## flow/design.v

```verilog
module decimator
               (
                clk,
                enable,
                rstn,
                filter_in,
                filter_out,
                ce_out
                );
  input   clk; 
  input   enable; 
  input   rstn; 
  input   [5:0] filter_in;  
  output  [20:0] filter_out;  
  output  ce_out; 
  reg  [3:0] cur_count;  
  wire phase_1;  
  reg  ce_out_reg;  
  reg  signed [5:0] input_register;  
  wire signed [5:0] section_in1;  
  wire signed [20:0] section_cast1;  
  wire signed [20:0] sum1;  
  reg  signed [20:0] section_out1;  
  wire signed [20:0] add_cast;  
  wire signed [20:0] add_cast_1;  
  wire signed [21:0] add_temp;  
  wire signed [20:0] section_in2;  
  wire signed [20:0] sum2;  
  reg  signed [20:0] section_out2;  
  wire signed [20:0] add_cast_2;  
  wire signed [20:0] add_cast_3;  
  wire signed [21:0] add_temp_1;  
  wire signed [20:0] section_in3;  
  wire signed [20:0] sum3;  
  reg  signed [20:0] section_out3;  
  wire signed [20:0] add_cast_4;  
  wire signed [20:0] add_cast_5;  
  wire signed [21:0] add_temp_2;  
  wire signed [20:0] section_in4;  
  wire signed [20:0] diff1;  
  wire signed [20:0] section_out4;  
  wire signed [20:0] sub_cast;  
  wire signed [20:0] sub_cast_1;  
  wire signed [21:0] sub_temp;  
  reg  signed [20:0] int_delay_pipe [0:1] ;  
  wire signed [20:0] section_in5;  
  wire signed [20:0] diff2;  
  wire signed [20:0] section_out5;  
  wire signed [20:0] sub_cast_2;  
  wire signed [20:0] sub_cast_3;  
  wire signed [21:0] sub_temp_1;  
  reg  signed [20:0] int_delay_pipe_1 [0:1] ;  
  wire signed [20:0] section_in6;  
  wire signed [20:0] diff3;  
  wire signed [20:0] section_out6;  
  wire signed [20:0] sub_cast_4;  
  wire signed [20:0] sub_cast_5;  
  wire signed [21:0] sub_temp_2;  
  reg  signed [20:0] int_delay_pipe_2 [0:1] ;  
  reg  signed [20:0] output_register;  
  always @ (posedge clk or negedge rstn)
    begin: ce_output
      if (rstn == 1'b0) begin
        cur_count <= 4'b0000;
      end
      else begin
        if (enable == 1'b1) begin
          if (cur_count == 4'b1111) begin
            cur_count <= 4'b0000;
          end
          else begin
            cur_count <= cur_count + 1'b1;
          end
        end
      end
    end  
  assign  phase_1 = (cur_count == 4'b0001 && enable == 1'b1)? 1'b1 : 1'b0;
  always @ (posedge clk or negedge rstn)
    begin: ce_output_register
      if (rstn == 1'b0) begin
        ce_out_reg <= 1'b0;
      end
      else begin
          ce_out_reg <= phase_1;
      end
    end  
  always @ (posedge clk or negedge rstn)
    begin: input_reg_process
      if (rstn == 1'b0) begin
        input_register <= 0;
      end
      else begin
        if (enable == 1'b1) begin
          input_register <= filter_in;
        end
      end
    end  
  assign section_in1 = input_register;
  assign section_cast1 = $signed({{15{section_in1[5]}}, section_in1});
  assign add_cast = section_cast1;
  assign add_cast_1 = section_out1;
  assign add_temp = add_cast + add_cast_1;
  assign sum1 = add_temp[20:0];
  always @ (posedge clk or negedge rstn)
    begin: integrator_delay_section1
      if (rstn == 1'b0) begin
        section_out1 <= 0;
      end
      else begin
        if (enable == 1'b1) begin
          section_out1 <= sum1;
        end
      end
    end  
  assign section_in2 = section_out1;
  assign add_cast_2 = section_in2;
  assign add_cast_3 = section_out2;
  assign add_temp_1 = add_cast_2 + add_cast_3;
  assign sum2 = add_temp_1[20:0];
  always @ (posedge clk or negedge rstn)
    begin: integrator_delay_section2
      if (rstn == 1'b0) begin
        section_out2 <= 0;
      end
      else begin
        if (enable == 1'b1) begin
          section_out2 <= sum2;
        end
      end
    end  
  assign section_in3 = section_out2;
  assign add_cast_4 = section_in3;
  assign add_cast_5 = section_out3;
  assign add_temp_2 = add_cast_4 + add_cast_5;
  assign sum3 = add_temp_2[20:0];
  always @ (posedge clk or negedge rstn)
    begin: integrator_delay_section3
      if (rstn == 1'b0) begin
        section_out3 <= 0;
      end
      else begin
        if (enable == 1'b1) begin
          section_out3 <= sum3;
        end
      end
    end  
  assign section_in4 = section_out3;
  assign sub_cast = section_in4;
  assign sub_cast_1 = diff1;
  assign sub_temp = sub_cast - sub_cast_1;
  assign section_out4 = sub_temp[20:0];
  always @ (posedge clk or negedge rstn)
    begin: comb_delay_section4
      if (rstn == 1'b0) begin
        int_delay_pipe[0] <= 21'b000000000000000000000;
        int_delay_pipe[1] <= 21'b000000000000000000000;
      end
      else begin
        if (phase_1 == 1'b1) begin
          int_delay_pipe[1] <= int_delay_pipe[0];
          int_delay_pipe[0] <= section_in4;
        end
      end
    end  
  assign diff1 = int_delay_pipe[1];
  assign section_in5 = section_out4;
  assign sub_cast_2 = section_in5;
  assign sub_cast_3 = diff2;
  assign sub_temp_1 = sub_cast_2 - sub_cast_3;
  assign section_out5 = sub_temp_1[20:0];
  always @ (posedge clk or negedge rstn)
    begin: comb_delay_section5
      if (rstn == 1'b0) begin
        int_delay_pipe_1[0] <= 21'b000000000000000000000;
        int_delay_pipe_1[1] <= 21'b000000000000000000000;
      end
      else begin
        if (phase_1 == 1'b1) begin
          int_delay_pipe_1[1] <= int_delay_pipe_1[0];
          int_delay_pipe_1[0] <= section_in5;
        end
      end
    end  
  assign diff2 = int_delay_pipe_1[1];
  assign section_in6 = section_out5;
  assign sub_cast_4 = section_in6;
  assign sub_cast_5 = diff3;
  assign sub_temp_2 = sub_cast_4 - sub_cast_5;
  assign section_out6 = sub_temp_2[20:0];
  always @ (posedge clk or negedge rstn)
    begin: comb_delay_section6
      if (rstn == 1'b0) begin
        int_delay_pipe_2[0] <= 21'b000000000000000000000;
        int_delay_pipe_2[1] <= 21'b000000000000000000000;
      end
      else begin
        if (phase_1 == 1'b1) begin
          int_delay_pipe_2[1] <= int_delay_pipe_2[0];
          int_delay_pipe_2[0] <= section_in6;
        end
      end
    end  
  assign diff3 = int_delay_pipe_2[1];
  always @ (posedge clk or negedge rstn)
    begin: output_reg_process
      if (rstn == 1'b0) begin
        output_register <= 0;
      end
      else begin
        if (phase_1 == 1'b1) begin
          output_register <= section_out6;
        end
      end
    end  
  assign ce_out = ce_out_reg;
  assign filter_out = output_register;
endmodule   
`timescale 1 ns / 1 ns
module loop_filter
          (
           clk,
           rstn,
           enable,
           filter_in,
           ceout,
           filter_out,
           a2,a3,b1,b2
          );
  input   clk;
  input   rstn;
  input   enable;
  input   signed [15:0] filter_in;   
  output  ceout;
  output  signed [15:0] filter_out;   
  input signed [17:0] a2,a3,b1,b2;
  wire enb_1_16_0;
  wire signed [33:0] b_1_out1;   
  wire signed [33:0] b_2_out1;   
  wire signed [15:0] CastCAS_out1;   
  wire signed [33:0] a_2_out1;   
  wire signed [33:0] a_3_out1;   
  wire signed [15:0] CastStates3_out1;   
  reg signed [15:0] BodyDelay3_out1;   
  wire signed [36:0] BodyLSum2_sub_cast;   
  wire signed [37:0] BodyLSum2_sub_cast_1;   
  wire signed [36:0] BodyLSum2_sub_cast_2;   
  wire signed [37:0] BodyLSum2_sub_cast_3;   
  wire signed [37:0] BodyLSum2_sub_temp;   
  wire signed [36:0] BodyLSum2_out1;   
  wire signed [37:0] BodyRSum2_sub_cast;   
  wire signed [36:0] BodyRSum2_sub_cast_1;   
  wire signed [37:0] BodyRSum2_sub_cast_2;   
  wire signed [37:0] BodyRSum2_sub_temp;   
  wire signed [36:0] BodyRSum2_out1;   
  wire signed [15:0] CastStates2_out1;   
  reg signed [15:0] BodyDelay2_out1;   
  wire signed [36:0] HeadSum1_add_cast;   
  wire signed [37:0] HeadSum1_add_cast_1;   
  wire signed [36:0] HeadSum1_add_cast_2;   
  wire signed [37:0] HeadSum1_add_cast_3;   
  wire signed [37:0] HeadSum1_add_temp;   
  wire signed [36:0] HeadSum1_out1;   
  assign b_1_out1 = b1 * filter_in;
  assign b_2_out1 = b2 * filter_in;
  assign enb_1_16_0 = enable;
  assign a_2_out1 = a2 * CastCAS_out1;
  assign a_3_out1 = a3 * CastCAS_out1;
  assign CastStates3_out1 = {{3{a_3_out1[33]}}, a_3_out1[33:21]};
  always @(posedge clk or negedge rstn)
    begin : BodyDelay3_process
      if (rstn == 1'b0) begin
        BodyDelay3_out1 <= 16'sb0000000000000000;
      end
      else begin
        if (enb_1_16_0) begin
          BodyDelay3_out1 <= CastStates3_out1;
        end
      end
    end
  assign BodyLSum2_sub_cast = {{2{b_2_out1[33]}}, {b_2_out1, 1'b0}};
  assign BodyLSum2_sub_cast_1 = BodyLSum2_sub_cast;
  assign BodyLSum2_sub_cast_2 = {BodyDelay3_out1, 21'b000000000000000000000};
  assign BodyLSum2_sub_cast_3 = BodyLSum2_sub_cast_2;
  assign BodyLSum2_sub_temp = BodyLSum2_sub_cast_1 - BodyLSum2_sub_cast_3;
  assign BodyLSum2_out1 = ((BodyLSum2_sub_temp[37] == 1'b0) && (BodyLSum2_sub_temp[36] != 1'b0) ? 37'sh0FFFFFFFFF :
              ((BodyLSum2_sub_temp[37] == 1'b1) && (BodyLSum2_sub_temp[36] != 1'b1) ? 37'sh1000000000 :
              $signed(BodyLSum2_sub_temp[36:0])));
  assign BodyRSum2_sub_cast = BodyLSum2_out1;
  assign BodyRSum2_sub_cast_1 = a_2_out1;
  assign BodyRSum2_sub_cast_2 = BodyRSum2_sub_cast_1;
  assign BodyRSum2_sub_temp = BodyRSum2_sub_cast - BodyRSum2_sub_cast_2;
  assign BodyRSum2_out1 = ((BodyRSum2_sub_temp[37] == 1'b0) && (BodyRSum2_sub_temp[36] != 1'b0) ? 37'sh0FFFFFFFFF :
              ((BodyRSum2_sub_temp[37] == 1'b1) && (BodyRSum2_sub_temp[36] != 1'b1) ? 37'sh1000000000 :
              $signed(BodyRSum2_sub_temp[36:0])));
  assign CastStates2_out1 = ((BodyRSum2_out1[36] == 1'b0) && (BodyRSum2_out1[35:21] == 15'b111111111111111) ? 16'sb0111111111111111 :
              $signed(BodyRSum2_out1[36:21]));
  always @(posedge clk or negedge rstn)
    begin : BodyDelay2_process
      if (rstn == 1'b0) begin
        BodyDelay2_out1 <= 16'sb0000000000000000;
      end
      else begin
        if (enb_1_16_0) begin
          BodyDelay2_out1 <= CastStates2_out1;
        end
      end
    end
  assign HeadSum1_add_cast = {{2{b_1_out1[33]}}, {b_1_out1, 1'b0}};
  assign HeadSum1_add_cast_1 = HeadSum1_add_cast;
  assign HeadSum1_add_cast_2 = {BodyDelay2_out1, 21'b000000000000000000000};
  assign HeadSum1_add_cast_3 = HeadSum1_add_cast_2;
  assign HeadSum1_add_temp = HeadSum1_add_cast_1 + HeadSum1_add_cast_3;
  assign HeadSum1_out1 = ((HeadSum1_add_temp[37] == 1'b0) && (HeadSum1_add_temp[36] != 1'b0) ? 37'sh0FFFFFFFFF :
              ((HeadSum1_add_temp[37] == 1'b1) && (HeadSum1_add_temp[36] != 1'b1) ? 37'sh1000000000 :
              $signed(HeadSum1_add_temp[36:0])));
  assign CastCAS_out1 = ((HeadSum1_out1[36] == 1'b0) && (HeadSum1_out1[35:31] != 5'b00000) ? 16'sb0111111111111111 :
              ((HeadSum1_out1[36] == 1'b1) && (HeadSum1_out1[35:31] != 5'b11111) ? 16'sb1000000000000000 :
              $signed(HeadSum1_out1[31:16])));
  assign filter_out = CastCAS_out1;
  assign ceout = enable;
endmodule   
module dlf_core (
   input             clk,
   input             rstn,
   input             dlf_en,
   input  [4:0]      tdc_dout,
   input  [17:0]     dlf_a2,
   input  [17:0]     dlf_a3,
   input  [17:0]     dlf_b1,
   input  [17:0]     dlf_b2,
   input  [14:0]     dlf_sdm_nc_in,
   output [15:0]     dlf_out,
   output            dlf_valid
   );
   wire signed [5:0]  dec_in;
   wire signed [20:0] dec_out;
   wire signed [15:0] dec_out_slc;
   wire signed [15:0] dlf_sdm_nc_in_ext;
   wire signed [15:0] dlf_in;
   wire signed [15:0] lf_out;
   wire               dec_ce;
   reg  [15:0]        dlf_out_r;
   reg                dlf_valid_r;
   assign dec_in = tdc_dout - 6'sd16;
   assign dlf_sdm_nc_in_ext = {1'b0,dlf_sdm_nc_in};
   assign dec_out_slc = dec_out[20:5];
   assign dlf_in = dec_out_slc - dlf_sdm_nc_in_ext;
   decimator decimator_1(
			 .clk(clk),
			 .enable(dlf_en),
			 .rstn(rstn),
			 .filter_in(dec_in),
			 .filter_out(dec_out),
			 .ce_out(dec_ce)
			 );
   loop_filter loop_filter_1(
			     .clk(clk),
			     .rstn(rstn),
			     .enable(dec_ce),
			     .filter_in(dlf_in),
			     .ceout(),
			     .filter_out(lf_out),
			     .a2(dlf_a2),
			     .a3(dlf_a3),
			     .b1(dlf_b1),
			     .b2(dlf_b2)
			     );
   always @(posedge clk or negedge rstn) begin
      if (rstn == 1'b0) begin
	 dlf_out_r <= 16'd0;
	 dlf_valid_r <= 1'b0;
      end
      else begin
	 dlf_valid_r <= dec_ce;
	 if (dec_ce)
	   dlf_out_r <= lf_out;
      end
   end
   assign dlf_out = dlf_out_r;
   assign dlf_valid = dlf_valid_r;
endmodule
```

## flow/run.sh

```bash
#!/bin/bash
# the make line also repeats each setting of config.mk as NAME=value (left out here)
make -C /OpenROAD-flow-scripts/flow DESIGN_CONFIG=/design/flow/config.mk WORK_HOME=/design/flow/orfs CLKGATE_MAP_FILE= finish
```

## flow/config.mk

```make
export PLATFORM = sky130hd
export DESIGN_NAME = dlf_core
export DESIGN_NICKNAME = dlf_core
export VERILOG_FILES = /design/flow/design.v
export SDC_FILE = /design/flow/constraint.sdc
export NUM_CORES = 4
export LEC_CHECK = 0
export CAP_MARGIN = 0
export CORE_MARGIN = 2
export CORE_UTILIZATION = 72
export MAX_ROUTING_LAYER = met4
export SETUP_SLACK_MARGIN = 2.37
export SLEW_MARGIN = 20
export TNS_END_PERCENT = 5
```

## flow/constraint.sdc

```tcl
create_clock -name core_clock -period 16.3 [get_ports {clk}]
set_input_delay 3.2600 -clock core_clock [delete_from_list [all_inputs] [get_ports {clk}]]
set_output_delay 3.2600 -clock core_clock [all_outputs]
set_load 0.01 [all_outputs]
```

==> impl_metrics.env, run 1 <==
# source this file to load flow results
export IMPL_tightestPinTransition_ns=1.10
export IMPL_root_buffer="clkbuf_16"
export IMPL_area_delta_synth_final_pct=17.0
export IMPL_preCtsSetupSlack_ns=-4.08
export IMPL_wl_per_cell_um=18.7
export IMPL_failed_checks="setup timing"
export IMPL_slew_violations=0
export IMPL_avgSynthCellArea_um2=9.05
export IMPL_fin_crit_ns=19.33
export IMPL_fin_worst_skew_ns=0.0264
export IMPL_hold_class="register to register"
export IMPL_fp_utilization_pct=72.9
export IMPL_dr_first_iter_drc_count=3472
export IMPL_core_um2=83800
export IMPL_cts_sinks=261
export IMPL_fin_util_pct=85.4
export IMPL_clockBufferDepth=3
export IMPL_reg2reg_depth=73
export IMPL_crit_start="dlf_sdm_nc_in[0]"
export IMPL_postSynthCellCount=6756
export IMPL_nFillCells=4891
export IMPL_arrival_ns=19.84
export IMPL_finalWorstSetupSlack_ns=-3.03
export IMPL_critical_path_required_ns=16.81
export IMPL_synth_area_leader_cell="fa_1"
export IMPL_setup_viol=29
export IMPL_placementRows=106
export IMPL_outcome="failed layout checks"
export IMPL_hp_start="decimator_1.int_delay_pipe_1[0][0]"
export IMPL_die_h_um=295
export IMPL_numCtsBuffers=29
export IMPL_dp_hpwl_um=126000
export IMPL_relSlewSlack_pct=26.4
export IMPL_ys_types=100
export IMPL_rsz0062_at_grt="true"
export IMPL_hold_depth=2
export IMPL_htreeDepth=1
export IMPL_finalHoldViolations=0
export IMPL_num_vias=49034
export IMPL_path_class="input port to register"
export IMPL_dr_pass1_iters=5
export IMPL_comb_area_um2=49200
export IMPL_aoi_share_pct=7.93
export IMPL_grtUsageTotal_pct=39.2
export IMPL_synth_top_area_share_pct=40.2
export IMPL_die_w_um=295
export IMPL_yosys_area_share_xor_xnor_pct=2.99
export IMPL_regArea_um2=6530
export IMPL_worstReg2RegStart="decimator_1.output_register[5]"
export IMPL_drc=0
export IMPL_fp_nets=8597
export IMPL_logic_family="adder cells"
export IMPL_critPathBufInv=17
export IMPL_io_buffers=111
export IMPL_drv_cap=0
export IMPL_ys_sh_mux_pct=1.38
export IMPL_r2r_end="loop_filter_1.BodyDelay2_out1[8]"
export IMPL_slowest_delay_ns=0.60
export IMPL_vias_per_cell=5.70
export IMPL_cp_end_kind="register"
export IMPL_log_warning_count=44
export IMPL_r2r_slack_ns=-0.88
export IMPL_ys_cells=6756
export IMPL_synthAdderAreaFrac_pct=50.8
export IMPL_seq_area_frac_synth_pct=10.7
export IMPL_routabilityCongestion=0.980
export IMPL_cts_tree="yes"
export IMPL_syn_cell_area_um2=61100
export IMPL_fin_setup_tns_ns=-81.26
export IMPL_clkTransAtPathRegs_ns=0.07
export IMPL_fin_crit_sh_pct=119
export IMPL_critical_path_top_delay_family="adder cells"
export IMPL_cpMostUsedCell="fa_1"
export IMPL_finalWirelength_um=161000
export IMPL_grt_max_degree=131
export IMPL_synth_top_cell_by_count="inv_1"
export IMPL_crit_end="loop_filter_1.BodyDelay2_out1[8]"
export IMPL_gr_total_overflow=0
export IMPL_antenna_left=0
export IMPL_antenna_found_initial=4
export IMPL_worstPathMaxFanout=10
export IMPL_crit_slowest_cell="fa_1"
export IMPL_yosys_warnings=6
export IMPL_ioPinCount=112
export IMPL_ys_flop_type="dfrtp_1"
export IMPL_synth_flops=261
export IMPL_area_leaders="fa_1 (40%), dfrtp_1 (11%), ha_1 (11%), inv_1 (9.1%), nand2_1 (6.0%)"
export IMPL_simple_gate_area_share_pct=15.6
export IMPL_grt_pass1_wl_um=263000
export IMPL_worstHoldEndpoint="decimator_1.int_delay_pipe_1[1][0]"
export IMPL_async_flop_share_pct=100
export IMPL_cp_num_cells=73
export IMPL_edf_count=0
export IMPL_critPathLaunchType="input port"
export IMPL_max_freq_mhz=51.7
export IMPL_yosys_area_um2=61100
export IMPL_grt_pass1_vias=53259
export IMPL_dieArea_um2=87300
export IMPL_clk_latency_ns=0.60
export IMPL_ys_top_cells_by_count="inv_1 (1477), fa_1 (1228), nand2_1 (972)"
export IMPL_num_nets_final=9283
## area by class of cell
type | count | share of cell area, %
Tap cell | 1134 | 1.98
Clock inverter | 19 | 0.423
Inverter | 1479 | 7.77
Multi-Input combinational cell | 4770 | 68.8
Timing Repair Buffer | 901 | 10.8
Clock buffer | 35 | 1.10
Antenna cell | 7 | 0.0245
Sequential cell | 261 | 9.13
## routing by layer
| layer | part of all wire [%] | GRT usage, % | vias to the layer above | wire length [um] |
|---|---|---|---|---|
| met5 | 0 | - | - | 0 |
| met4 | 4.6 | 16.3 | 0 | 7350 |
| met3 | 7.4 | 5.62 | 479 | 11900 |
| met2 | 50 | 64.9 | 2000 | 80800 |
| met1 | 38 | 48.6 | 24654 | 61300 |
| li1 | - | - | 21901 | - |
## through the flow
| step | hold WS (ns) | area (um2) | instances |
|---|---|---|---|
| final | 0.467 | 71600 | 8606 |
| after global routing | 0.495 | 71600 | 8604 |
| after CTS | 0.470 | 70700 | 8572 |
| after detailed placement | 0.457 | 68600 | 8468 |
| after global placement | 0.451 | 68600 | 8468 |
| after floorplan | 0.352 | 61500 | 6756 |
## timing repair
item	in CTS	in global routing
setup buffers	45	21
gates cloned	5	5
pin swaps	117	104
resized	125	126
hold buffers	0	0
endpoints found under the setup margin	38	44
==> run 2, diff against run 1 <==
- CAP_MARGIN: 0 -> 20
- CTS_CLUSTER_SIZE: default -> 99
- HOLD_SLACK_MARGIN: default -> -0.05
- MAX_ROUTING_LAYER: met4 -> default
- PLACE_DENSITY_LB_ADDON: default -> 0.03
- SETUP_SLACK_MARGIN: 2.37 -> 3.87
- clock period: 16.3 -> 13.7 ns (I/O delays scaled with it)
==> impl_metrics.env, run 2 <==
# source this file to load flow results
export IMPL_outcome="failed layout checks"
export IMPL_failed_checks="setup timing"
export IMPL_placementRows=106
export IMPL_dr_pass1_iters=8
export IMPL_syn_cell_area_um2=61100
export IMPL_cp_end_kind="register"
export IMPL_slowest_delay_ns=0.54
export IMPL_max_freq_mhz=53.5
export IMPL_crit_start="dlf_sdm_nc_in[2]"
export IMPL_postSynthCellCount=6756
export IMPL_synthAdderAreaFrac_pct=50.8
export IMPL_clockBufferDepth=3
export IMPL_crit_end="loop_filter_1.BodyDelay2_out1[3]"
export IMPL_ys_flop_type="dfrtp_1"
export IMPL_avgSynthCellArea_um2=9.05
export IMPL_slew_violations=0
export IMPL_critical_path_required_ns=14.22
export IMPL_vias_per_cell=5.70
export IMPL_drc=0
export IMPL_path_class="input port to register"
export IMPL_yosys_area_share_xor_xnor_pct=2.99
export IMPL_finalWirelength_um=159000
export IMPL_critical_path_top_delay_family="adder cells"
export IMPL_simple_gate_area_share_pct=15.6
export IMPL_tightestPinTransition_ns=1.18
export IMPL_num_vias=49029
export IMPL_ys_top_cells_by_count="inv_1 (1477), fa_1 (1228), nand2_1 (972)"
export IMPL_synth_flops=261
export IMPL_clkTransAtPathRegs_ns=0.08
export IMPL_die_w_um=295
export IMPL_yosys_area_um2=61100
export IMPL_wl_per_cell_um=18.4
export IMPL_num_nets_final=9284
export IMPL_ctsHoldBuffers=0
export IMPL_antenna_left=0
export IMPL_aoi_share_pct=7.93
export IMPL_ys_sh_mux_pct=1.38
export IMPL_dieArea_um2=87300
export IMPL_hold_ws_ns=0.470
export IMPL_met3_length_um=11700
export IMPL_fin_crit_ns=18.71
export IMPL_reg2reg_depth=80
export IMPL_grt_pass1_vias=52982
export IMPL_drv_cap=0
export IMPL_ys_cells=6756
export IMPL_dr_first_iter_drc_count=3265
export IMPL_rsz0062_at_grt="true"
export IMPL_nFillCells=4891
export IMPL_grt_pass1_wl_um=260000
export IMPL_critPathBufInv=20
export IMPL_setup_viol=29
export IMPL_logic_family="adder cells"
export IMPL_fp_utilization_pct=72.9
export IMPL_core_um2=83800
export IMPL_yosys_warnings=6
export IMPL_synth_area_leader_cell="fa_1"
export IMPL_die_h_um=295
export IMPL_drt_met1_wl_um=59300
export IMPL_async_flop_share_pct=100
export IMPL_log_warning_count=42
export IMPL_io_buffers=111
export IMPL_hp_start="decimator_1.int_delay_pipe_1[0][20]"
export IMPL_worstHoldEndpoint="decimator_1.int_delay_pipe_1[1][20]"
export IMPL_relSlewSlack_pct=21.0
export IMPL_routabilityCongestion=0.949
export IMPL_dp_hpwl_um=126000
export IMPL_finalHoldViolations=0
export IMPL_clk_latency_ns=0.61
export IMPL_hold_class="register to register"
export IMPL_critPathLaunchType="input port"
export IMPL_cts_tree="yes"
export IMPL_worstPathMaxFanout=6
export IMPL_crit_slowest_cell="fa_1"
export IMPL_fin_crit_sh_pct=137
export IMPL_area_leaders="fa_1 (40%), dfrtp_1 (11%), ha_1 (11%), inv_1 (9.1%), nand2_1 (6.0%)"
export IMPL_fin_util_pct=85.1
export IMPL_cpMostUsedCell="fa_1"
export IMPL_gr_total_overflow=0
export IMPL_synth_top_cell_by_count="inv_1"
export IMPL_antenna_found_initial=7
export IMPL_edf_count=0
export IMPL_r2r_end="loop_filter_1.BodyDelay2_out1[3]"
export IMPL_area_delta_synth_final_pct=16.7
export IMPL_grtUsageTotal_pct=37.5
export IMPL_grt_max_degree=126
export IMPL_cts_sinks=261
export IMPL_worstReg2RegStart="decimator_1.output_register[5]"
export IMPL_hold_depth=2
export IMPL_ioPinCount=112
export IMPL_root_buffer="clkbuf_16"
export IMPL_ys_types=100
export IMPL_numCtsBuffers=30
export IMPL_cp_num_cells=79
export IMPL_fin_worst_skew_ns=0.0245
export IMPL_top_layer="met4"
export IMPL_htreeDepth=1
export IMPL_finalWorstSetupSlack_ns=-5.01
export IMPL_arrival_ns=19.23
export IMPL_seq_area_frac_synth_pct=10.7
export IMPL_fp_nets=8597
export IMPL_r2r_slack_ns=-3.32
export IMPL_wl_met2_um=80200
export IMPL_synth_top_area_share_pct=40.2
run 2: layer usage:
layer  track usage [%]  up-vias
li1                  -    21898
met1              47.3    24708
met5                 0        -
met4              15.4        0
met2              65.2     1921
met3              5.42      502
run 2: through the flow:
step / instances / setup slack (ns) / TNS (ns) / area, um2
final: 8609 / -5.01 / -139.06 / 71300
after global routing: 8608 / -5.58 / -155.74 / 71300
after CTS: 8571 / -4.83 / -135.43 / 70500
after detailed placement: 8477 / -6.20 / -176.53 / 68700
after global placement: 8477 / -5.81 / -163.93 / 68700
after floorplan: 6756 / -4.51 / -124.52 / 61600
run 2: area by class of cell:
| cell class | count | area, um2 | area share, % |
|---|---|---|---|
| inverters | 1479 | 5560 | 7.79 |
| clock inverters | 12 | 106 | 0.149 |
| repair buffers | 901 | 7770 | 10.9 |
| multi-input cells | 4770 | 49100 | 68.8 |
| diodes | 8 | 20.0 | 0.0281 |
| clock buffers | 44 | 863 | 1.21 |
| flip-flops and latches | 261 | 6530 | 9.16 |
| well taps | 1134 | 1420 | 1.99 |
run 2: timing repair:
item                                   4_1_cts  5_1_grt
setup buffers                               36       24
cloned                                       2        4
setup endpoints to repair                   45       45
endpoints found under the hold margin        0        0
pin swaps                                  106      136
resized                                    141      113
==> run 3, diff against run 2 <==
- CORE_UTILIZATION: 72 -> 70
- CTS_CLUSTER_SIZE: 99 -> 29
- HOLD_SLACK_MARGIN: -0.05 -> default
- PLACE_DENSITY_LB_ADDON: 0.03 -> 0.02
- SETUP_SLACK_MARGIN: 3.87 -> default
- TNS_END_PERCENT: 5 -> default
- clock period: 13.7 -> 12.6 ns (I/O delays scaled with it)
==> impl_metrics.env, run 3 <==
# source this file to load flow results
export IMPL_reg2reg_depth=78
export IMPL_outcome="failed layout checks"
export IMPL_synthAdderAreaFrac_pct=50.8
export IMPL_dr_pass1_iters=6
export IMPL_async_flop_share_pct=100
export IMPL_fp_utilization_pct=70.6
export IMPL_grtUsageTotal_pct=36.4
export IMPL_fin_worst_skew_ns=0.0215
export IMPL_failed_checks="setup timing"
export IMPL_hold_depth=2
export IMPL_yosys_area_um2=61100
export IMPL_vias_per_cell=5.65
export IMPL_ctsHoldBuffers=0
export IMPL_antenna_found_initial=8
export IMPL_fin_crit_sh_pct=147
export IMPL_cp_num_cells=81
export IMPL_setup_viol=38
export IMPL_crit_end="loop_filter_1.BodyDelay2_out1[0]"
export IMPL_r2r_end="loop_filter_1.BodyDelay2_out1[0]"
export IMPL_routabilityCongestion=0.958
export IMPL_fp_nets=8597
export IMPL_clkTransAtPathRegs_ns=0.06
export IMPL_finalWirelength_um=161000
export IMPL_cts_sinks=261
export IMPL_arrival_ns=19.02
export IMPL_finalHoldViolations=0
export IMPL_synth_top_area_share_pct=40.2
export IMPL_wl_per_cell_um=18.6
export IMPL_grt_pass1_vias=52768
export IMPL_worstHoldEndpoint="decimator_1.int_delay_pipe_1[1][20]"
export IMPL_root_buffer="clkbuf_16"
export IMPL_die_w_um=300
export IMPL_htreeDepth=1
export IMPL_max_freq_mhz=54.1
export IMPL_r2r_slack_ns=-4.40
export IMPL_syn_cell_area_um2=61100
export IMPL_rsz0062_at_grt="true"
export IMPL_drv_cap=0
export IMPL_critical_path_required_ns=13.13
export IMPL_seq_area_frac_synth_pct=10.7
export IMPL_yosys_warnings=6
export IMPL_avgSynthCellArea_um2=9.05
export IMPL_met1_usage_pct=47.5
export IMPL_synth_flops=261
export IMPL_met2_usage_pct=62.6
export IMPL_io_buffers=111
export IMPL_finalWorstSetupSlack_ns=-5.89
export IMPL_gr_total_overflow=0
export IMPL_clk_latency_ns=0.62
export IMPL_critPathLaunchType="input port"
export IMPL_critical_path_top_delay_family="adder cells"
export IMPL_tightestPinTransition_ns=1.08
export IMPL_crit_slowest_cell="fa_1"
export IMPL_relSlewSlack_pct=27.7
export IMPL_cts_tree="yes"
export IMPL_cp_end_kind="register"
export IMPL_hp_start="decimator_1.int_delay_pipe_1[0][20]"
export IMPL_worstPathMaxFanout=7
export IMPL_log_warning_count=40
export IMPL_ys_flop_type="dfrtp_1"
export IMPL_cpMostUsedCell="fa_1"
export IMPL_slowest_delay_ns=0.57
export IMPL_numCtsBuffers=31
export IMPL_path_class="input port to register"
export IMPL_num_vias=48921
export IMPL_aoi_share_pct=7.93
export IMPL_drc=0
export IMPL_hold_ws_ns=0.470
export IMPL_busiest_layer="met2"
export IMPL_dr_first_iter_drc_count=3250
export IMPL_ys_types=100
export IMPL_dieArea_um2=89700
export IMPL_area_delta_synth_final_pct=18.2
export IMPL_clockBufferDepth=3
export IMPL_logic_family="adder cells"
export IMPL_core_um2=86600
export IMPL_ys_sh_mux_pct=1.38
export IMPL_slew_violations=0
export IMPL_ys_cells=6756
export IMPL_fin_util_pct=83.4
export IMPL_place_inst=8487
export IMPL_grt_max_degree=103
export IMPL_num_nets_final=9313
export IMPL_fin_crit_ns=18.49
export IMPL_finalNonFillerCells=8659
export IMPL_crit_start="dlf_sdm_nc_in[1]"
export IMPL_simple_gate_area_share_pct=15.6
export IMPL_synth_top_cell_by_count="inv_1"
export IMPL_nFillCells=5236
export IMPL_placementRows=108
export IMPL_die_h_um=300
export IMPL_yosys_area_share_xor_xnor_pct=2.99
export IMPL_area_leaders="fa_1 (40%), dfrtp_1 (11%), ha_1 (11%), inv_1 (9.1%), nand2_1 (6.0%)"
export IMPL_ioPinCount=112
export IMPL_ys_top_cells_by_count="inv_1 (1477), fa_1 (1228), nand2_1 (972)"
export IMPL_worstReg2RegStart="decimator_1.output_register[5]"
export IMPL_postSynthCellCount=6756
export IMPL_dp_hpwl_um=126000
export IMPL_grt_util_met3_pct=4.73
export IMPL_critPathBufInv=20
export IMPL_grt_pass1_wl_um=262000
export IMPL_edf_count=0
export IMPL_hold_class="register to register"
export IMPL_antenna_left=0
export IMPL_synth_area_leader_cell="fa_1"
[run 3: routing by layer]
layer | vias to the layer above | wire length [um]
met5 | - | 0
met4 | 0 | 7550
met3 | 490 | 11800
met2 | 1873 | 80300
met1 | 24583 | 61400
li1 | 21975 | -
[run 3: per-stage QoR]
step	cell area (um2)	TNS, ns	setup WS, ns
final	72200	-166.56	-5.89
after global routing	72200	-182.28	-6.27
after CTS	71100	-155.64	-5.52
after detailed placement	68800	-211.04	-6.89
after global placement	68800	-191.60	-6.41
after floorplan	61900	-145.41	-5.25
[run 3: area by class of cell]
| class | instances | area, um2 | share of cell area (%) |
|---|---|---|---|
| multi-input cells | 4771 | 49700 | 68.8 |
| repair buffers | 928 | 7990 | 11.1 |
| flip-flops and latches | 261 | 6530 | 9.04 |
| well taps | 1155 | 1450 | 2.00 |
| inverters | 1479 | 5560 | 7.69 |
| diodes | 7 | 17.5 | 0.0242 |
| clock inverters | 14 | 165 | 0.229 |
| clock buffers | 44 | 865 | 1.20 |
[run 3: repair_timing]
item	in CTS	in global routing
gates resized	190	200
endpoints found under the setup margin	44	44
buffers inserted	63	38
pin swaps	141	163
cloned	5	3
==> run 4, diff against run 3 <==
- CELL_PAD_IN_SITES_DETAIL_PLACEMENT: default -> 2
- CTS_CLUSTER_SIZE: 29 -> default
- GPL_ROUTABILITY_DRIVEN: default -> 0
- MIN_ROUTING_LAYER: default -> met2
- PLACE_DENSITY_LB_ADDON: 0.02 -> 0.19
- TNS_END_PERCENT: default -> 10
- clock period: 12.6 -> 21.9 ns (I/O delays scaled with it)
==> impl_metrics.env, run 4 <==
# physical design summary
export IMPL_aoi_share_pct=7.93
export IMPL_area_leaders="fa_1 (40%), dfrtp_1 (11%), ha_1 (11%), inv_1 (9.1%), nand2_1 (6.0%)"
export IMPL_die_w_um=300
export IMPL_synth_area_leader_cell="fa_1"
export IMPL_logic_family="adder cells"
export IMPL_ys_flop_type="dfrtp_1"
export IMPL_synth_top_area_share_pct=40.2
export IMPL_async_flop_share_pct=100
export IMPL_io_buffers=111
export IMPL_synth_top_cell_by_count="inv_1"
export IMPL_outcome="did not finish"
export IMPL_fp_nets=8597
export IMPL_dieArea_um2=89700
export IMPL_seq_area_frac_synth_pct=10.7
export IMPL_yosys_warnings=6
export IMPL_placementRows=108
export IMPL_tool_error="Error: detail_place.tcl, 38 bad optional access"
export IMPL_yosys_area_share_xor_xnor_pct=2.99
export IMPL_avgSynthCellArea_um2=9.05
export IMPL_fp_utilization_pct=70.6
export IMPL_core_um2=86600
export IMPL_ys_top_cells_by_count="inv_1 (1477), fa_1 (1228), nand2_1 (972)"
export IMPL_synth_flops=261
export IMPL_ys_sh_mux_pct=1.38
export IMPL_die_h_um=300
export IMPL_simple_gate_area_share_pct=15.6
export IMPL_ys_cells=6756
export IMPL_postSynthCellCount=6756
export IMPL_ys_types=100
export IMPL_synthAdderAreaFrac_pct=50.8
export IMPL_yosys_area_um2=61100
export IMPL_lastStage="detailed placement"
export IMPL_edf_count=0
export IMPL_ioPinCount=112
export IMPL_syn_cell_area_um2=61100
run 4: per-stage QoR:
step / instances / setup WS (ns) / hold slack (ns) / TNS, ns
after floorplan: 6756 / 1.09 / 0.352 / 0
after global placement: 7905 / -0.103 / 0.451 / -0.911
==> run 5, diff against run 4 <==
- CAP_MARGIN: 20 -> 40
- CELL_PAD_IN_SITES_DETAIL_PLACEMENT: 2 -> default
- CORE_UTILIZATION: 70 -> 72
- GPL_ROUTABILITY_DRIVEN: 0 -> default
- HOLD_SLACK_MARGIN: default -> 0.3
- MAX_ROUTING_LAYER: default -> met4
- MIN_ROUTING_LAYER: met2 -> default
- PLACE_DENSITY_LB_ADDON: 0.19 -> default
- SETUP_SLACK_MARGIN: default -> 2.1
- SLEW_MARGIN: 20 -> 5
- TNS_END_PERCENT: 10 -> default
- clock period: 21.9 -> 15.8 ns (I/O delays scaled with it)
==> impl_metrics.env, run 5 <==
# source this file to load flow results
export IMPL_outcome="failed layout checks"
export IMPL_failed_checks="setup timing"
export IMPL_tightestPinTransition_ns=1.10
export IMPL_dr_first_iter_drc_count=3567
export IMPL_relSlewSlack_pct=26.5
export IMPL_cts_sinks=261
export IMPL_wl_per_cell_um=19.3
export IMPL_ys_sh_mux_pct=1.38
export IMPL_fp_nets=8597
export IMPL_antenna_found_initial=3
export IMPL_met3_length_um=14400
export IMPL_max_freq_mhz=52.1
export IMPL_hold_depth=2
export IMPL_synth_top_cell_by_count="inv_1"
export IMPL_avgSynthCellArea_um2=9.05
export IMPL_synth_area_leader_cell="fa_1"
export IMPL_grt_max_degree=121
export IMPL_cp_num_cells=75
export IMPL_dieArea_um2=87300
export IMPL_ys_cells=6756
export IMPL_fp_utilization_pct=72.9
export IMPL_grt_pass1_wl_um=264000
export IMPL_critPathLaunchType="input port"
export IMPL_slew_violations=0
export IMPL_aoi_share_pct=7.93
export IMPL_arrival_ns=19.69
export IMPL_crit_start="dlf_sdm_nc_in[0]"
export IMPL_htreeDepth=2
export IMPL_routabilityCongestion=0.965
export IMPL_critical_path_required_ns=16.30
export IMPL_area_leaders="fa_1 (40%), dfrtp_1 (11%), ha_1 (11%), inv_1 (9.1%), nand2_1 (6.0%)"
export IMPL_fin_util_pct=86.2
export IMPL_critPathBufInv=13
export IMPL_synth_flops=261
export IMPL_core_um2=83800
export IMPL_clkTransAtPathRegs_ns=0.06
export IMPL_gr_total_overflow=0
export IMPL_top_layer="met4"
export IMPL_path_class="input port to register"
export IMPL_drt_met1_wl_um=60700
export IMPL_drc=0
export IMPL_dp_hpwl_um=128000
export IMPL_fin_crit_ns=19.19
export IMPL_die_w_um=295
export IMPL_finalWorstSetupSlack_ns=-3.39
export IMPL_syn_cell_area_um2=61100
export IMPL_hp_start="decimator_1.int_delay_pipe_1[0][0]"
export IMPL_num_nets_final=9327
export IMPL_num_vias=50004
export IMPL_finalWirelength_um=167000
export IMPL_vias_per_cell=5.78
export IMPL_worstReg2RegStart="decimator_1.output_register[5]"
export IMPL_drv_cap=0
export IMPL_postSynthCellCount=6756
export IMPL_antenna_left=0
export IMPL_dr_pass1_iters=6
export IMPL_simple_gate_area_share_pct=15.6
export IMPL_seq_area_frac_synth_pct=10.7
export IMPL_area_delta_synth_final_pct=18.2
export IMPL_rsz0062_at_grt="true"
export IMPL_ys_top_cells_by_count="inv_1 (1477), fa_1 (1228), nand2_1 (972)"
export IMPL_ctsHoldBuffers=0
export IMPL_grtUsageTotal_pct=39.4
export IMPL_r2r_slack_ns=-1.20
export IMPL_synthAdderAreaFrac_pct=50.8
export IMPL_cts_tree="yes"
export IMPL_fin_worst_skew_ns=0.0148
export IMPL_numCtsBuffers=34
export IMPL_slowest_delay_ns=0.78
export IMPL_ioPinCount=112
export IMPL_nFillCells=4641
export IMPL_fin_crit_sh_pct=121
export IMPL_log_warning_count=43
export IMPL_yosys_area_um2=61100
export IMPL_cpMostUsedCell="fa_1"
export IMPL_r2r_end="loop_filter_1.BodyDelay3_out1[10]"
export IMPL_final_cell_area_um2=72300
export IMPL_finalHoldViolations=0
export IMPL_logic_family="adder cells"
export IMPL_edf_count=0
export IMPL_yosys_warnings=6
export IMPL_crit_end="loop_filter_1.BodyDelay3_out1[10]"
export IMPL_root_buffer="clkbuf_16"
export IMPL_clk_latency_ns=0.57
export IMPL_worstHoldEndpoint="decimator_1.int_delay_pipe_1[1][0]"
export IMPL_clockBufferDepth=3
export IMPL_die_h_um=295
export IMPL_reg2reg_depth=75
export IMPL_yosys_area_share_xor_xnor_pct=2.99
export IMPL_synth_top_area_share_pct=40.2
export IMPL_async_flop_share_pct=100
export IMPL_wl_met2_um=82600
export IMPL_cp_end_kind="register"
export IMPL_placed_area_um2=68900
export IMPL_setup_viol=29
export IMPL_ys_flop_type="dfrtp_1"
export IMPL_ys_types=100
export IMPL_hold_class="register to register"
export IMPL_grt_pass1_vias=53271
export IMPL_worstPathMaxFanout=11
export IMPL_crit_slowest_cell="fa_1"
export IMPL_io_buffers=111
export IMPL_critical_path_top_delay_family="adder cells"
export IMPL_placementRows=106
run 5: what timing repair did:
| item | CTS | global route |
|---|---|---|
| buffers inserted | 66 | 28 |
| pin swaps | 128 | 130 |
| gates resized | 167 | 146 |
| setup endpoints to repair | 39 | 40 |
| cloned | 4 | 6 |
run 5: final cells by class:
type	instances	area, um2	share of cell area [%]
Multi-Input combinational cell	4771	49500	68.5
Antenna cell	5	12.5	0.0173
Tap cell	1134	1420	1.96
Inverter	1479	5560	7.70
Timing Repair Buffer	939	8040	11.1
Sequential cell	261	6530	9.04
Clock inverter	19	231	0.320
Clock buffer	41	938	1.30
run 5: metrics by stage:
stage	hold WS, ns	worst slack, ns	std cells	TNS [ns]
final	0.468	-3.39	8649	-88.12
after global routing	0.492	-3.77	8647	-100.99
after CTS	0.468	-2.86	8609	-78.05
after detailed placement	0.455	-4.25	8479	-118.02
after global placement	0.446	-3.84	8476	-106.20
after floorplan	0.352	-2.69	6756	-71.17
run 5: layer usage:
layer / global-route usage (%) / up-vias
met5: - / -
met4: 15.0 / 0
met3: 5.61 / 675
met2: 66.6 / 2296
met1: 48.3 / 25050
li1: - / 21983
==> run 6, diff against run 5 <==
- ABC_AREA: default -> 1
- CAP_MARGIN: 40 -> 20
- CORE_UTILIZATION: 72 -> 52
- CTS_CLUSTER_SIZE: default -> 93
- HOLD_SLACK_MARGIN: 0.3 -> default
- MAX_ROUTING_LAYER: met4 -> default
- SETUP_SLACK_MARGIN: 2.1 -> default
- SLEW_MARGIN: 5 -> 20
- clock period: 15.8 -> 14.2 ns (I/O delays scaled with it)
==> impl_metrics.env, run 6 <==
# source this file to load flow results
export IMPL_die_w_um=346
export IMPL_critical_path_top_delay_family="adder cells"
export IMPL_yosys_area_um2=60700
export IMPL_setup_viol=29
export IMPL_synthAdderAreaFrac_pct=51.2
export IMPL_synth_area_leader_cell="fa_1"
export IMPL_relSlewSlack_pct=30.1
export IMPL_clkTransAtPathRegs_ns=0.06
export IMPL_crit_slowest_cell="fa_2"
export IMPL_num_nets_final=10133
export IMPL_finalWirelength_um=173000
export IMPL_arrival_ns=17.62
export IMPL_worstReg2RegStart="decimator_1.output_register[6]"
export IMPL_grtUsageTotal_pct=29.8
export IMPL_antenna_left=0
export IMPL_grt_max_degree=154
export IMPL_ioPinCount=112
export IMPL_gr_total_overflow=0
export IMPL_failed_checks="setup timing"
export IMPL_synth_top_area_share_pct=40.5
export IMPL_fin_worst_skew_ns=0.0247
export IMPL_core_um2=116000
export IMPL_wl_per_cell_um=17.6
export IMPL_logic_family="adder cells"
export IMPL_seq_area_frac_synth_pct=10.8
export IMPL_cts_sinks=261
export IMPL_r2r_end="loop_filter_1.BodyDelay2_out1[1]"
export IMPL_ctsHoldBuffers=0
export IMPL_simple_gate_area_share_pct=15.4
export IMPL_fp_nets=9246
export IMPL_worstHoldEndpoint="decimator_1.int_delay_pipe_1[1][0]"
export IMPL_syn_cell_area_um2=60700
export IMPL_ys_flop_type="dfrtp_1"
export IMPL_ys_sh_mux_pct=0
export IMPL_synth_flops=261
export IMPL_hold_ws_ns=0.475
export IMPL_dr_first_iter_drc_count=3081
export IMPL_routabilityCongestion=0.950
export IMPL_yosys_warnings=6
export IMPL_grt_pass1_wl_um=283000
export IMPL_placementRows=125
export IMPL_log_warning_count=44
export IMPL_worstPathMaxFanout=8
export IMPL_synth_top_cell_by_count="inv_1"
export IMPL_crit_start="dlf_sdm_nc_in[1]"
export IMPL_ys_cells=7405
export IMPL_io_buffers=111
export IMPL_hp_start="decimator_1.int_delay_pipe_1[0][0]"
export IMPL_postSynthCellCount=7405
export IMPL_die_h_um=346
export IMPL_hold_depth=2
export IMPL_numCtsBuffers=31
export IMPL_dieArea_um2=119000
export IMPL_clockBufferDepth=3
export IMPL_finalWorstSetupSlack_ns=-2.97
export IMPL_antenna_found_initial=1
export IMPL_drc=0
export IMPL_async_flop_share_pct=100
export IMPL_root_buffer="clkbuf_16"
export IMPL_max_freq_mhz=58.2
export IMPL_cp_num_cells=83
export IMPL_reg2reg_depth=81
export IMPL_ys_top_cells_by_count="inv_1 (1809), nand2_1 (1482), fa_1 (1228)"
export IMPL_yosys_area_share_xor_xnor_pct=3.00
export IMPL_htreeDepth=1
export IMPL_finalHoldViolations=0
export IMPL_dp_hpwl_um=145000
export IMPL_outcome="failed layout checks"
export IMPL_critPathBufInv=28
export IMPL_fin_crit_sh_pct=121
export IMPL_tightestPinTransition_ns=1.05
export IMPL_clk_latency_ns=0.60
export IMPL_preCtsSetupSlack_ns=-4.12
export IMPL_vias_per_cell=5.11
export IMPL_fp_utilization_pct=52.4
export IMPL_critical_path_required_ns=14.65
export IMPL_slew_violations=0
export IMPL_area_delta_synth_final_pct=22.4
export IMPL_avgSynthCellArea_um2=8.19
export IMPL_dr_pass1_iters=8
export IMPL_r2r_slack_ns=-1.09
export IMPL_drv_cap=0
export IMPL_critPathLaunchType="input port"
export IMPL_slowest_delay_ns=0.59
export IMPL_rsz0062_at_grt="true"
export IMPL_cpMostUsedCell="fa_1"
export IMPL_cts_tree="yes"
export IMPL_aoi_share_pct=6.87
export IMPL_grt_pass1_vias=53129
export IMPL_crit_end="loop_filter_1.BodyDelay2_out1[1]"
export IMPL_num_vias=50260
export IMPL_area_leaders="fa_1 (41%), inv_1 (11%), dfrtp_1 (11%), ha_1 (11%), nand2_1 (9.2%)"
export IMPL_ys_types=51
export IMPL_hold_class="register to register"
export IMPL_edf_count=0
export IMPL_fin_crit_ns=17.17
export IMPL_path_class="input port to register"
export IMPL_cp_end_kind="register"
run 6: cell type report:
class                   count  area (um2)
repair buffers           1075        9190
fillers                 10070       41700
clock inverters             9        95.1
flip-flops and latches    261        6530
clock buffers              48         960
multi-input cells        5092       48600
well taps                1524        1910
inverters                1831        6950
diodes                      1        2.50
run 6: metal layers:
| metal | vias up | part of all wire [%] | GRT usage, % |
|---|---|---|---|
| met5 | - | 0 | 0 |
| met4 | 0 | 2.5 | 6.36 |
| met3 | 250 | 6.0 | 3.78 |
| met2 | 1285 | 48 | 50.8 |
| met1 | 25016 | 43 | 40.9 |
| li1 | 23709 | - | - |
run 6: repair_timing:
item | CTS | global route
cloned | 7 | 2
setup endpoints to repair | 29 | 29
pin swaps | 168 | 120
buffers inserted | 76 | 39
resized | 377 | 169
run 6: per-stage QoR:
step / TNS [ns] / utilization, % / std cells / area (um2)
after floorplan: -61.76 / - / 7405 / 61200
after global placement: -108.31 / 60.4 / 9663 / 70000
after detailed placement: -113.77 / 60.4 / 9663 / 70000
after CTS: -70.42 / 63.2 / 9801 / 73200
after global routing: -102.45 / 64.1 / 9840 / 74200
final: -80.21 / 64.1 / 9841 / 74200
==> run 7, diff against run 6 <==
- ABC_AREA: 1 -> default
- CORE_UTILIZATION: 52 -> 65
- CTS_CLUSTER_SIZE: 93 -> default
- clock period: 14.2 -> 20.3 ns (I/O delays scaled with it)
==> impl_metrics.env, run 7 <==
# source this file to load flow results
export IMPL_max_freq_mhz=50.5
export IMPL_cts_sinks=261
export IMPL_antenna_found_initial=3
export IMPL_fin_crit_ns=19.81
export IMPL_drc=0
export IMPL_die_w_um=311
export IMPL_vias_per_cell=5.53
export IMPL_finalHoldViolations=0
export IMPL_hp_start="decimator_1.int_delay_pipe_2[0][20]"
export IMPL_synth_flops=261
export IMPL_setup_viol=0
export IMPL_dp_hpwl_um=124000
export IMPL_num_vias=46859
export IMPL_seq_area_frac_synth_pct=10.7
export IMPL_grtUsageTotal_pct=33.0
export IMPL_antenna_left=0
export IMPL_aoi_share_pct=7.93
export IMPL_worstHoldEndpoint="decimator_1.int_delay_pipe_2[1][20]"
export IMPL_ys_types=100
export IMPL_grt_max_degree=160
export IMPL_io_buffers=111
export IMPL_numCtsBuffers=30
export IMPL_r2r_end="loop_filter_1.BodyDelay3_out1[10]"
export IMPL_regArea_um2=6530
export IMPL_r2r_slack_ns=3.52
export IMPL_nFillCells=7121
export IMPL_ys_sh_mux_pct=1.38
export IMPL_yosys_area_share_xor_xnor_pct=2.99
export IMPL_fp_utilization_pct=65.5
export IMPL_slew_violations=0
export IMPL_grt_pass1_wl_um=256000
export IMPL_worstReg2RegStart="decimator_1.output_register[5]"
export IMPL_log_warning_count=44
export IMPL_cts_tree="yes"
export IMPL_die_h_um=311
export IMPL_cp_num_cells=74
export IMPL_hold_depth=2
export IMPL_clockBufferDepth=3
export IMPL_crit_start="dlf_sdm_nc_in[0]"
export IMPL_ys_cells=6756
export IMPL_drv_cap=0
export IMPL_postSynthCellCount=6756
export IMPL_core_um2=93300
export IMPL_fin_crit_sh_pct=97.6
export IMPL_critical_path_required_ns=20.85
export IMPL_crit_end="loop_filter_1.BodyDelay3_out1[10]"
export IMPL_cpMostUsedCell="fa_1"
export IMPL_critPathBufInv=13
export IMPL_grt_pass1_vias=50200
export IMPL_synth_area_leader_cell="fa_1"
export IMPL_dr_first_iter_drc_count=3067
export IMPL_dr_pass1_iters=5
export IMPL_gr_total_overflow=0
export IMPL_fin_worst_skew_ns=0.0248
export IMPL_root_buffer="clkbuf_16"
export IMPL_fp_nets=8597
export IMPL_ioPinCount=112
export IMPL_ys_top_cells_by_count="inv_1 (1477), fa_1 (1228), nand2_1 (972)"
export IMPL_async_flop_share_pct=100
export IMPL_syn_cell_area_um2=61100
export IMPL_arrival_ns=20.36
export IMPL_finalWorstSetupSlack_ns=0.486
export IMPL_clk_latency_ns=0.62
export IMPL_worstPathMaxFanout=12
export IMPL_avgSynthCellArea_um2=9.05
export IMPL_fin_util_pct=74.4
export IMPL_crit_slowest_cell="fa_1"
export IMPL_outcome="complete, no violations"
export IMPL_edf_count=0
export IMPL_routabilityCongestion=0.922
export IMPL_slowest_delay_ns=0.54
export IMPL_cp_end_kind="register"
export IMPL_wl_per_cell_um=18.2
export IMPL_area_leaders="fa_1 (40%), dfrtp_1 (11%), ha_1 (11%), inv_1 (9.1%), nand2_1 (6.0%)"
export IMPL_ys_flop_type="dfrtp_1"
export IMPL_path_class="input port to register"
export IMPL_critPathLaunchType="input port"
export IMPL_synth_top_cell_by_count="inv_1"
export IMPL_reg2reg_depth=74
export IMPL_synthAdderAreaFrac_pct=50.8
export IMPL_logic_family="adder cells"
export IMPL_dieArea_um2=96500
export IMPL_num_nets_final=9035
export IMPL_finalWirelength_um=154000
export IMPL_finalNonFillerCells=8474
export IMPL_preCtsSetupSlack_ns=-1.56
export IMPL_yosys_warnings=6
export IMPL_placementRows=112
export IMPL_area_delta_synth_final_pct=13.6
export IMPL_clkTransAtPathRegs_ns=0.06
export IMPL_htreeDepth=1
export IMPL_yosys_area_um2=61100
export IMPL_synth_top_area_share_pct=40.2
export IMPL_critical_path_top_delay_family="adder cells"
export IMPL_comb_area_um2=49100
export IMPL_relSlewSlack_pct=26.0
export IMPL_hold_class="register to register"
export IMPL_rsz0062_at_grt="true"
export IMPL_simple_gate_area_share_pct=15.6
export IMPL_tightestPinTransition_ns=1.10
export IMPL_place_inst=8367
## run 7: final cells by class
type | count | area share [%]
Multi-Input combinational cell | 4769 | 70.7
Sequential cell | 261 | 9.40
Timing Repair Buffer | 653 | 8.15
Inverter | 1479 | 8.00
Tap cell | 1254 | 2.26
Clock buffer | 39 | 1.22
Clock inverter | 17 | 0.283
Antenna cell | 2 | 0.00721
## run 7: through the flow
step,TNS (ns),area [um2],hold slack (ns)
2_1_floorplan,0,61200,0.352
3_3_place_gp,-25.29,67000,0.449
3_5_place_dp,-38.16,67000,0.456
4_1_cts,0,68400,0.461
5_1_grt,-3.54,69500,0.492
6_report,0,69500,0.466
## run 7: timing repair
| action | in CTS | in global routing |
|---|---|---|
| gates cloned | 2 | 3 |
| buffers inserted | 18 | 28 |
| gates resized | 64 | 197 |
| endpoints found under the setup margin | 27 | 29 |
| hold buffers | 0 | 0 |
| pin swaps | 39 | 144 |
## run 7: per-layer routing
metal | global-route usage (%) | part of all wire (%)
met5 | 0 | 0
met4 | 11.1 | 3.9
met3 | 3.15 | 6.0
met2 | 56.9 | 50
met1 | 43.9 | 40
==> run 8, diff against run 7 <==
- ABC_AREA: default -> 0
- CELL_PAD_IN_SITES_DETAIL_PLACEMENT: default -> 1
- CELL_PAD_IN_SITES_GLOBAL_PLACEMENT: default -> 2
- CORE_ASPECT_RATIO: default -> 1.46
- CORE_MARGIN: 2 -> 3
- CORE_UTILIZATION: 65 -> 40
- CTS_CLUSTER_DIAMETER: default -> 235
- GPL_ROUTABILITY_DRIVEN: default -> 1
- MAX_ROUTING_LAYER: default -> met4
- MIN_ROUTING_LAYER: default -> met1
- PLACE_DENSITY_LB_ADDON: default -> 0.26
- SETUP_SLACK_MARGIN: default -> 3.87
- SLEW_MARGIN: 20 -> 35
- TNS_END_PERCENT: default -> 25
- clock period: 20.3 -> 15.5 ns (I/O delays scaled with it)
==> impl_metrics.env, run 8 <==
# source this file to load flow results
export IMPL_hold_depth=2
export IMPL_slew_violations=0
export IMPL_r2r_end="loop_filter_1.BodyDelay3_out1[10]"
export IMPL_grt_pass1_vias=56039
export IMPL_die_w_um=330
export IMPL_yosys_area_share_xor_xnor_pct=2.99
export IMPL_hold_class="register to register"
export IMPL_failed_checks="setup timing"
export IMPL_core_um2=151000
export IMPL_io_buffers=111
export IMPL_cpMostUsedCell="fa_1"
export IMPL_relSlewSlack_pct=34.1
export IMPL_hold_ws_ns=0.474
export IMPL_avgSynthCellArea_um2=9.05
export IMPL_dr_pass1_iters=5
export IMPL_async_flop_share_pct=100
export IMPL_met2_usage_pct=46.3
export IMPL_arrival_ns=19.47
export IMPL_antenna_left=0
export IMPL_clk_latency_ns=0.61
export IMPL_worstPathMaxFanout=6
export IMPL_worstReg2RegStart="decimator_1.output_register[5]"
export IMPL_area_leaders="fa_1 (40%), dfrtp_1 (11%), ha_1 (11%), inv_1 (9.1%), nand2_1 (6.0%)"
export IMPL_reg2reg_depth=80
export IMPL_crit_start="dlf_sdm_nc_in[0]"
export IMPL_cp_end_kind="register"
export IMPL_ys_types=100
export IMPL_nFillCells=17457
export IMPL_synth_top_cell_by_count="inv_1"
export IMPL_clkTransAtPathRegs_ns=0.06
export IMPL_grt_pass1_wl_um=300000
export IMPL_fp_nets=8597
export IMPL_fp_utilization_pct=40.5
export IMPL_ys_sh_mux_pct=1.38
export IMPL_path_class="input port to register"
export IMPL_cts_sinks=261
export IMPL_cp_num_cells=80
export IMPL_num_nets_final=9351
export IMPL_critPathBufInv=17
export IMPL_slowest_delay_ns=0.57
export IMPL_met1_usage_pct=28.5
export IMPL_clockBufferDepth=3
export IMPL_yosys_area_um2=61100
export IMPL_ioPinCount=112
export IMPL_ys_flop_type="dfrtp_1"
export IMPL_htreeDepth=1
export IMPL_synth_area_leader_cell="fa_1"
export IMPL_synth_top_area_share_pct=40.2
export IMPL_synth_flops=261
export IMPL_max_freq_mhz=52.8
export IMPL_setup_viol=29
export IMPL_critical_path_top_delay_family="adder cells"
export IMPL_tightestPinTransition_ns=0.985
export IMPL_hp_start="decimator_1.int_delay_pipe_1[0][4]"
export IMPL_simple_gate_area_share_pct=15.6
export IMPL_fin_crit_sh_pct=122
export IMPL_aoi_share_pct=7.93
export IMPL_dr_first_iter_drc_count=1739
export IMPL_die_h_um=478
export IMPL_grt_util_met3_pct=1.35
export IMPL_crit_slowest_cell="fa_1"
export IMPL_r2r_slack_ns=-1.30
export IMPL_dieArea_um2=158000
export IMPL_worstHoldEndpoint="decimator_1.int_delay_pipe_1[0][4]"
export IMPL_logic_family="adder cells"
export IMPL_ys_cells=6756
export IMPL_antenna_found_initial=1
export IMPL_log_warning_count=42
export IMPL_grt_max_degree=105
export IMPL_critPathLaunchType="input port"
export IMPL_finalWorstSetupSlack_ns=-3.44
export IMPL_fin_crit_ns=18.94
export IMPL_wl_per_cell_um=19.2
export IMPL_cts_tree="yes"
export IMPL_edf_count=0
export IMPL_yosys_warnings=6
export IMPL_placementRows=172
export IMPL_postSynthCellCount=6756
export IMPL_numCtsBuffers=30
export IMPL_routabilityCongestion=0.895
export IMPL_finalHoldViolations=0
export IMPL_vias_per_cell=5.02
export IMPL_busiest_layer="met2"
export IMPL_outcome="failed layout checks"
export IMPL_grtUsageTotal_pct=24.7
export IMPL_dp_hpwl_um=153000
export IMPL_rsz0062_at_grt="true"
export IMPL_gr_total_overflow=0
export IMPL_drv_cap=0
export IMPL_drc=0
export IMPL_syn_cell_area_um2=61100
export IMPL_finalWirelength_um=183000
export IMPL_num_vias=47906
export IMPL_crit_end="loop_filter_1.BodyDelay3_out1[10]"
export IMPL_seq_area_frac_synth_pct=10.7
export IMPL_critical_path_required_ns=16.03
export IMPL_area_delta_synth_final_pct=19.7
export IMPL_root_buffer="clkbuf_16"
export IMPL_preCtsSetupSlack_ns=-5.03
export IMPL_synthAdderAreaFrac_pct=50.8
export IMPL_ys_top_cells_by_count="inv_1 (1477), fa_1 (1228), nand2_1 (972)"
export IMPL_fin_worst_skew_ns=0.0225
## run 8: cell type report
| cell class | instances | area (um2) | share of cell area [%] |
|---|---|---|---|
| multi-input combinational | 4770 | 49200 | 67.3 |
| clock buffer | 36 | 813 | 1.11 |
| timing repair buffer | 968 | 8230 | 11.2 |
| antenna | 3 | 7.51 | 0.0103 |
| clock inverter | 20 | 315 | 0.431 |
| tap | 2001 | 2500 | 3.42 |
| inverter | 1479 | 5560 | 7.60 |
| sequential | 261 | 6530 | 8.93 |
## run 8: repair_timing
action,CTS,global route
gates resized,171,105
setup buffers,54,17
endpoints found under the hold margin,0,0
hold buffers,0,0
pin swaps,103,71
setup endpoints to repair,45,45
cloned,3,1
## run 8: per-layer routing
| metal | vias up | part of all wire (%) |
|---|---|---|
| met3 | 258 | 2.1 |
| met2 | 597 | 55 |
| met5 | - | 0 |
| li1 | 21981 | - |
| met1 | 25070 | 40 |
| met4 | 0 | 2.8 |
## run 8: through the flow
stage,instance area [um2],util [%],std cells,setup TNS (ns)
finish,73200,48.4,9538,-95.37
global route,73200,48.4,9536,-115.29
CTS,72700,48.1,9516,-99.03
detailed placement,70400,46.6,9403,-136.10
global placement,70400,46.6,9403,-128.30
floorplan,61700,-,6756,-78.80
